Setup of build 75:
## bf16_unit
module bf16_unit
# (parameter G = 6) (
    input  clk,
    input  reset,
    input  [15:0] in1,
    input  [15:0] in2,
    input  [15:0] in3,
    input  [15:0] in4,
    input  [15:0] in5,
    input  [15:0] in6,
    input  [15:0] in7,
    input  [15:0] in8,
    input  [15:0] in9,
    input  [15:0] in10,
    input  [15:0] in11,
    input  [15:0] in12,
    input  [15:0] in13,
    input  [15:0] in14,
    input  [15:0] in15,
    input  [15:0] in16,
    input  [15:0] in17,
    input  [15:0] in18,
    input  [4:0] funct5,
    output wire [15:0] result
);
    reg [4:0] p1_funct5;
    reg [4:0] p2_funct5;
    reg [4:0] p3_funct5;
    reg [4:0] p4_funct5;
    reg [4:0] p5_funct5;
    reg [4:0] p6_funct5;
    reg [4:0] p7_funct5;
    reg [4:0] p8_funct5;
    reg [4:0] p9_funct5;
    reg [4:0] p10_funct5;
    reg [4:0] p11_funct5;
    reg [4:0] p12_funct5;
    reg [4:0] p13_funct5;
    reg [4:0] p14_funct5;
    reg [4:0] p15_funct5;
    reg [15:0] p1_in1;
  ...
clock: 4.39 ns
lec_check: 0
abc_area: 0
cap_margin: 20
core_aspect_ratio: 0.93
core_margin: 2
core_utilization: 72
cts_cluster_diameter: 80
gpl_routability_driven: 1
max_routing_layer: met4
place_density_lb_addon: 0.02
setup_slack_margin: 1.26
slew_margin: 20
run.sh (not shown) runs the stock make flow with config.mk's settings and CLKGATE_MAP_FILE=.
The layout from build 75, despite a flow that completed every stage, fails the layout checks, with the failing checks listed as negative setup slack.
The following lists how build 30 was set up differently from build 75:
Settings: CORE_ASPECT_RATIO no longer set, was 0.93; PLACE_DENSITY now 0.6, previously not set; ABC_AREA no longer set, was 0; PLACE_DENSITY_LB_ADDON no longer set, was 0.02; SETUP_SLACK_MARGIN no longer set, was 1.26; MAX_ROUTING_LAYER no longer set, was met4; GPL_ROUTABILITY_DRIVEN no longer set, was 1; CORE_UTILIZATION now 21, was 72; CTS_CLUSTER_DIAMETER no longer set, was 80; the clock period (ns, I/O delays scaled along) now 13.5, was 4.39.
Findings:
Build 30 ended with every stage complete and zero timing, DRC or antenna violations. Static power due to leakage ended up 2.9 nW lower on build 30 than on build 75. Smallest setup slack after layout improves in build 30 relative to build 75. Build 75 ended up with met4 as its top routing layer in use; build 30 ended up with met5. Going from build 75 to build 30, arrival time reported for the critical path endpoint saw an increase, via count saw a decrease, largest stage delay on the critical path saw an increase. Build 30 gives less wire length reported by the detailed router than build 75 did. First-pass GRT wire length: build 30 < build 75.
### build 30 -> build 36
Settings: CTS_CLUSTER_SIZE: unset -> 32; CORE_UTILIZATION: 21 -> 68; the clock period (ns, I/O delays scaled along): 13.5 -> 7.21.
## What came out
Arrival time of the worst setup path ended up 0.98 ns lower on build 36 than on build 30. The lower die outline width of build 36 and build 30 is in build 36. | total power | higher: build 36 |. Diff build 30 -> build 36 | final hold slack | increase of 0.018 ns. Design area for build 36 is lower than for build 30.
The following lists how build 3 was set up differently from build 36:
Settings: CORE_UTILIZATION changed from 68 to 72; CTS_CLUSTER_SIZE changed from 32 to 14; the clock period (ns, I/O delays scaled along) changed from 7.21 to 5.1.
Notes after the runs:
Complete run, failing final checks: build 3, reason negative setup slack.
Diff build 36 and build 3: arrival time at the worst endpoint lower in build 3
In build 3, the routed length on met2 came out about 3.3% above the value in build 36.
Looking at build 36 and build 3, the final standard cell area without fillers is a wash.
Count of clock-net buffers in the final layout: build 36 and build 3 compared, lower one is build 36
Post-synthesis adder-cell area fraction: build 3 vs build 36 identical
Routing usage on met3 was lower in the run labelled build 36.

========
job 6001:
Starting RTL as in the previous note.
clock: 9.0 ns
lec_check: 0
abc_area: 1
cap_margin: 20
cell_pad_in_sites_detail_placement: 2
core_margin: 5
core_utilization: 28
place_density: 0.6
slew_margin: 20
tns_end_percent: 70
[inputs] job 9738 vs job 6001
Settings: putting MIN_ROUTING_LAYER at met2 where nothing was set; putting CORE_ASPECT_RATIO at 0.67 where nothing was set; putting GPL_ROUTABILITY_DRIVEN at 0 where nothing was set; swapping 5 for 9 in CORE_MARGIN; putting CTS_CLUSTER_SIZE at 26 where nothing was set; swapping 28 for 23 in CORE_UTILIZATION; swapping 20 for 35 in CAP_MARGIN; putting HOLD_SLACK_MARGIN at 0.25 where nothing was set; putting SETUP_SLACK_MARGIN at 1.85 where nothing was set.
## What came out
- Job 6001 did not stop at any stage, and its layout met the timing, design-rule and antenna checks.
- FAIL job 9738 @ global routing (5_1_grt): tool exited with error
- Comparing job 9738 with job 6001, the synthesized flop and latch total came out essentially unchanged.
- Number of clock buffers inserted by TritonCTS: lower on job 9738
- Re fraction of the mapped netlist area in adder cells: no difference whatsoever between job 6001 and job 9738.
- Total cell area at the placement stage, job 9738 and job 6001: higher on job 9738
- Diff job 6001..job 9738 | post-synthesis xor/xnor area fraction | unchanged
- Re floorplan die area: job 9738 is 24% up on job 6001.
- Relative to job 6001, number of rows in the core area has decreased by 10% in job 9738.
- Diff job 6001 -> job 9738: post-synthesis cell area about even, post-detailed-placement half-perimeter wirelength now sits higher.
Changes in job 887 relative to job 9738:
Settings: changing CORE_UTILIZATION from 23 to 28; removing CORE_ASPECT_RATIO (formerly 0.67); removing MIN_ROUTING_LAYER (formerly met2).
## What came out
[job 887] width of the die fell 280 um relative to job 9738
Setup fix buffers added after clock tree synthesis for job 887: 3 up relative to job 9738
Comparing buffer levels on the longest clock path for job 887 and job 9738, the bigger number came from job 9738.
Not one of job 887 and job 9738 finished clean.
Diff job 887..job 9738 | H-tree depth | unchanged
The inputs of job 1705 differ from those of job 887 as listed below.
Settings: a change of SLEW_MARGIN from 20 to 25; a change of CORE_UTILIZATION from 28 to 15; a deleted CELL_PAD_IN_SITES_DETAIL_PLACEMENT that had been 2; a change of CAP_MARGIN from 35 to 20; a deleted TNS_END_PERCENT that had been 70; a change of CTS_CLUSTER_SIZE from 26 to 59; an added MAX_ROUTING_LAYER of met4; a change of PLACE_DENSITY from 0.6 to 0.36; a deleted SETUP_SLACK_MARGIN that had been 1.85; a change of CORE_MARGIN from 9 to 2; a deleted HOLD_SLACK_MARGIN that had been 0.25; an added MIN_ROUTING_LAYER of met1; a deleted ABC_AREA that had been 1.
--- outcome ---
Job 1705 | status: complete | timing, DRC, antenna: pass
Xor and xnor area share after synthesis, job 1705 and job 887: lower on job 887
[compare] base=job 887 new=job 1705: post-synthesis cell count shows a reduction of 6962; count of distinct cell types in the synthesized netlist shows an increase of 16.
Pre-placement core utilization | job 1705 below job 887
[job 1705 vs job 887] fraction of the mapped netlist area in adder cells: higher in job 1705
Number of buffers created by CTS ended up 54 higher on job 1705 than on job 887.
Relative to job 887, average cell area after synthesis increased by about 30% in job 1705.
Against job 887 as the reference, job 1705 delivers a lower cell count after placement.
Side by side, buffers inserted during post-CTS setup optimization turned out lower in job 1705 than in job 887.
Job 1705 vs job 887 — net count of the mapped netlist dropped 25%.
The die span in y number comes out lower for job 887 vs job 1705.
[inputs] job 8775 vs job 1705
Settings: MIN_ROUTING_LAYER no longer set, was met1; ABC_AREA now 1, previously not set; TNS_END_PERCENT now 70, previously not set; CTS_CLUSTER_SIZE no longer set, was 59; CORE_UTILIZATION now 28, was 15; SLEW_MARGIN now 20, was 25; MAX_ROUTING_LAYER no longer set, was met4; CELL_PAD_IN_SITES_DETAIL_PLACEMENT now 2, previously not set; HOLD_SLACK_MARGIN now 0.25, previously not set; PLACE_DENSITY now 0.6, was 0.36; CORE_MARGIN now 9, was 2.
==> comparison <==
Die size: job 8775 is under job 1705
Area reported by Yosys stat, job 1705 and job 8775: larger value in job 8775
Job 8775 never completed; the flow aborted with a tool error in global routing (5_1_grt).
[job 8775] synthesized area rose 10000 um^2 relative to job 1705
Power is estimated from default activity; no workload was simulated.
